== build 90 ==
==> flow/design.v (excerpt) <==
module IOTDF( clk, rst, in_en, iot_in, fn_sel, busy, valid, iot_out);
Size: ~5,600 cells after synthesis, about 870 flip-flops.
export LEC_CHECK = 0
export ABC_AREA = 0
export CAP_MARGIN = 35
export CORE_MARGIN = 4
export CORE_UTILIZATION = 25
export GPL_ROUTABILITY_DRIVEN = 0
export MAX_ROUTING_LAYER = met5
export MIN_ROUTING_LAYER = met1
export PLACE_DENSITY_LB_ADDON = 0.26
export SETUP_SLACK_MARGIN = 0.08
export SLEW_MARGIN = 20
export TNS_END_PERCENT = 20
create_clock -name core_clock -period 3.71 [get_ports {clk}]
run.sh (not shown) runs the stock make flow with config.mk's settings and CLKGATE_MAP_FILE=.
### build 90 -> build 8
Settings: CORE_UTILIZATION now 66, was 25; CAP_MARGIN now 20, was 35; CORE_MARGIN now 2, was 4; PLACE_DENSITY_LB_ADDON no longer set, was 0.26; GPL_ROUTABILITY_DRIVEN now 1, was 0; ABC_AREA now 1, was 0; the clock period (ns, I/O delays scaled along) now 2.1, was 3.71.
==> results <==
- The flow ended early for build 8: it failed with a tool error in global routing (5_1_grt).
- Sort build 90 and build 8 by synthesized area asc -> top: build 90
- Of build 90 and build 8, the higher yosys stat chip area belongs to build 8.
- Build 8 vs build 90, total die size went down by 61%.
Inputs modified between build 8 and build 33:
Settings: MIN_ROUTING_LAYER no longer set, was met1; GPL_ROUTABILITY_DRIVEN no longer set, was 1; ABC_AREA no longer set, was 1; SETUP_SLACK_MARGIN no longer set, was 0.08; TNS_END_PERCENT no longer set, was 20; CORE_UTILIZATION now 40, was 66; MAX_ROUTING_LAYER no longer set, was met5; the clock period (ns, I/O delays scaled along) now 5.0, was 2.1.
### Flow results
- Looking at the logs for build 8 and build 33, the single run that did not finish was build 8.
- [compare] base=build 8 new=build 33: number of nets at floorplan down 1,406, mean instance size in the synthesized netlist up 21%, worst setup slack after placement up 1.77 ns, count of placed standard cells including taps down 1,547, area fraction in xor and xnor cells up 2.1 points.
- Compared with build 8, placement row count in build 33 increased by more than a quarter.
The inputs of build 74 differ from those of build 33 as listed below.
Settings: SLEW_MARGIN: 20 -> 35; CAP_MARGIN: 20 -> 25; TNS_END_PERCENT: unset -> 95; CORE_UTILIZATION: 40 -> 45; SETUP_SLACK_MARGIN: unset -> -0.32; CELL_PAD_IN_SITES_DETAIL_PLACEMENT: unset -> 2; CORE_MARGIN: 2 -> 5; CORE_ASPECT_RATIO: unset -> 1.16; CTS_CLUSTER_DIAMETER: unset -> 164; PLACE_DENSITY_LB_ADDON: unset -> 0.08; CTS_CLUSTER_SIZE: unset -> 15; GPL_TIMING_DRIVEN: unset -> 0.
==> results <==
- Relative to build 33, build 74 improves area of the core region.
- In build 74 relative to build 33, total of clock buffers placed in the layout had gone down by more than a quarter.
- Compared build 33 against build 74; storage element area within noise.
- Taking build 33 as the reference, in build 74 final worst slack dropped 0.71 ns, final cell utilization of the core climbed 5.7 points.
- Build 74 against build 33: final worst clock skew grew by 0.018 ns; met1 usage in global routing picked up an extra 13 points; post-route minimum period has increased.
- Maximum number of pins on one net before global-route repair, build 74 vs build 33: down by more than half
- Going from build 33 to build 74, the portion of the clock cycle consumed by the worst path in the final layout was found to have gone up by 14 points.
- Build 74 vs build 33: layout buffer count excluding clock buffers up

========
Starting RTL as in the previous note.
Design IOTDF, start of the top module:
module IOTDF( clk, rst, in_en, iot_in, fn_sel, busy, valid, iot_out);
==> flow/config.mk <==
export PLATFORM = sky130hd
export DESIGN_NAME = IOTDF
export DESIGN_NICKNAME = IOTDF
export VERILOG_FILES = /design/flow/design.v
export SDC_FILE = /design/flow/constraint.sdc
export NUM_CORES = 4
export LEC_CHECK = 0
export ABC_AREA = 1
export CAP_MARGIN = 20
export CORE_MARGIN = 2
export CORE_UTILIZATION = 58
export CTS_CLUSTER_SIZE = 73
export GPL_ROUTABILITY_DRIVEN = 1
export MAX_ROUTING_LAYER = met5
export MIN_ROUTING_LAYER = met1
export PLACE_DENSITY_LB_ADDON = 0.21
export SETUP_SLACK_MARGIN = 0.08
export SLEW_MARGIN = 20
export TNS_END_PERCENT = 20
==> flow/constraint.sdc <==
create_clock -name core_clock -period 3.27 [get_ports {clk}]
set_input_delay 0.6540 -clock core_clock [delete_from_list [all_inputs] [get_ports {clk}]]
set_output_delay 0.6540 -clock core_clock [all_outputs]
set_load 0.01 [all_outputs]
Edit:
Settings changed: CTS_CLUSTER_DIAMETER from default to 359, CTS_CLUSTER_SIZE 73 to default, PLACE_DENSITY_LB_ADDON 0.21 to default.
Clock period 3.27 ns to 2.1 ns, I/O delays scaled along.
Outcome: The new run produced a layout that fails on negative setup slack. First-iteration DRC count is higher by 13%. Die area does not change. Core utilization rose by 10 points. Via count came out higher by 9.1%.
Edit:
Settings changed: CORE_MARGIN 2 to 4, CTS_CLUSTER_DIAMETER 359 to default, GPL_ROUTABILITY_DRIVEN 1 to 0.
Clock period 2.1 ns to 2.57 ns, I/O delays scaled along.
With this change the flow finished with timing, DRC and antenna clean.
Global-route usage decreases by 4.1 points.
Critical path depth came out lower by 1.
Flip-flop count does not change.
Clock skew went down by 0.019 ns.
Cell area went down by 9.8%.
Setup slack is better by 0.47 ns.
Power shrinks by 28%.
Via count falls by about 7%.
Register-to-register slack improves by 0.47 ns.
Clock-buffer cell count came out higher by 9.
Edit:
Settings changed: ABC_AREA 1 to default, CORE_MARGIN 4 to 2, GPL_ROUTABILITY_DRIVEN 0 to default, MAX_ROUTING_LAYER met5 to default, MIN_ROUTING_LAYER met1 to default, SETUP_SLACK_MARGIN 0.08 to default, TNS_END_PERCENT 20 to default.
Result: Now the flow completed and failed the layout checks on negative setup slack; fmax went down by 8.2%; first-iteration DRC count went down by 32%; clock skew went up by 0.022 ns; global-route usage went down by 1.4 points; setup slack got worse by 0.22 ns; hold slack improved by 0.030 ns.

========
Starting RTL as in the previous note.
Design IOTDF, start of the top module:
module IOTDF( clk, rst, in_en, iot_in, fn_sel, busy, valid, iot_out);
input          clk;
input          rst;
input          in_en;
input  [7:0]   iot_in;
input  [2:0]   fn_sel;
output         busy;
output         valid;
output [127:0] iot_out;
localparam DES_ENCRYPT = 3'b001;
localparam DES_DECRYPT = 3'b010;
localparam CRC_GEN     = 3'b011;
localparam SORT        = 3'b100;
localparam IDLE    = 2'd0;
localparam LOAD    = 2'd1;
(* fsm_encoding = "auto" *) reg [1:0]   current_state, next_state;
reg [3:0]   load_cnt, load_cnt_next;
reg         load_sel, load_sel_next;
reg [127:0] data_buf0, data_buf0_next;
reg [127:0] data_buf1, data_buf1_next;
reg [1:0]   buffer_full, buffer_full_next;
reg         compute_sel, compute_sel_next;
reg         compute_active, compute_active_next;
reg         busy_reg, busy_reg_next;
reg [127:0] result_reg, result_reg_next;
reg         valid_reg, valid_reg_next;
reg         des_start_reg, des_start_reg_next;
reg         crc_sort_start_reg, crc_sort_start_reg_next;
reg         des_en_reg, des_en_reg_next;
reg         crc_sort_en_reg, crc_sort_en_reg_next;
(* synopsys_clock_gating = "true" *) wire enable;
function automatic [127:0] write_byte;
    input [127:0] word_in;
    input [3:0]  byte_idx;
    input [7:0]  byte_value;
    begin
        write_byte = word_in;
        case (byte_idx)
            4'd0:  write_byte[7:0]       = byte_value;
            4'd1:  write_byte[15:8]      = byte_value;
            4'd2:  write_byte[23:16]     = byte_value;
            4'd3:  write_byte[31:24]     = byte_value;
            4'd4:  write_byte[39:32]     = byte_value;
            4'd5:  write_byte[47:40]     = byte_value;
  ...
export LEC_CHECK = 0
export ABC_AREA = 1
export CAP_MARGIN = 20
export CORE_MARGIN = 2
export CORE_UTILIZATION = 68
export CTS_CLUSTER_DIAMETER = 359
export GPL_ROUTABILITY_DRIVEN = 1
export MAX_ROUTING_LAYER = met4
export MIN_ROUTING_LAYER = met1
export SETUP_SLACK_MARGIN = 0.08
export SLEW_MARGIN = 20
export TNS_END_PERCENT = 95
create_clock -name core_clock -period 2.27 [get_ports {clk}]
The baseline died in global routing.
Next try:
Settings changed: CORE_MARGIN 2 to 4, CORE_UTILIZATION 68 to 58, CTS_CLUSTER_DIAMETER 359 to unset, MAX_ROUTING_LAYER met4 to met5, TNS_END_PERCENT 95 to 20.
Clock period 2.27 ns to 2.6 ns, I/O delays scaled along.
Outcome: With this change the flow ran to the end with no violations. Area after synthesis does not change. Synthesized cell count stays the same. Die area grows by about a fifth.
Next try:
Settings changed: CORE_MARGIN 4 to 2, CORE_UTILIZATION 58 to 68, CTS_CLUSTER_DIAMETER set to 359, TNS_END_PERCENT 20 to 95.
Clock period 2.6 ns to 2.62 ns, I/O delays scaled along.
=>
- The changed run completed with no timing, DRC or antenna violations
- cell area is lower by 0.79%
- combinational power came out higher by about 2%
- global-route usage climbs by 8.4 points

========
Setup of run A:
Starting RTL as in the previous note.
export LEC_CHECK = 0
export CAP_MARGIN = 20
export CORE_MARGIN = 2
export CORE_UTILIZATION = 72
export CTS_CLUSTER_DIAMETER = 376
export CTS_CLUSTER_SIZE = 25
export HOLD_SLACK_MARGIN = 0.29
export MAX_ROUTING_LAYER = met4
export PLACE_DENSITY_LB_ADDON = 0.03
export SETUP_SLACK_MARGIN = -0.39
export SLEW_MARGIN = 20
create_clock -name core_clock -period 3.93 [get_ports {clk}]
In summary, run A completed successfully, with a layout that passed the timing, DRC and antenna checks.
The inputs of run B differ from those of run A as listed below.
Settings: removing PLACE_DENSITY_LB_ADDON (formerly 0.03); removing HOLD_SLACK_MARGIN (formerly 0.29); changing CORE_UTILIZATION from 72 to 70; removing SETUP_SLACK_MARGIN (formerly -0.39); changing CTS_CLUSTER_SIZE from 25 to 33; removing CTS_CLUSTER_DIAMETER (formerly 376); changing the clock period (ns, I/O delays scaled along) from 3.93 to 2.74.
[summary]
Run B — worst hold slack 96 ps lower, run A as reference
Run B vs. run A: area taken by flip-flops and latches essentially unchanged, number of endpoints failing setup at the final stage went up 9, power shows an increase of 75%, number of cells after detailed placement went up by about 7%, global router's overall resource usage now larger.
[compare] base=run A new=run B: fraction of power spent switching nets fell by 3.2 points; final non-filler cell area rose by 0.0056 mm^2; register-to-register slack fell by 550 ps.
Summary of run A and run B: one run falls short of a clean finish, namely run B.
Status run B: flow complete, layout not clean - negative setup slack
--- input diff run B..run C ---
Settings: CTS_CLUSTER_SIZE: 33 -> unset; MAX_ROUTING_LAYER: met4 -> unset; CORE_UTILIZATION: 70 -> 9; the clock period (ns, I/O delays scaled along): 2.74 -> 6.84.
Run C was carried through to the last stage, and its layout satisfied the timing, DRC and antenna checks.
Re combinational gate area: run B and run C aren't equal, and the lower value belongs to run C.
Run C reports a lower combinational power than run B does.
Taking run B as the reference, in run C count of H-tree levels built during CTS stayed essentially flat; wire length of the first global-routing pass rose by 4.9%; pin count of the biggest net entering global routing rose by 67; share of power burned in the clock network rose by 1.8 points.
Power figures rest on the tool's default switching activity, not on a simulated workload.
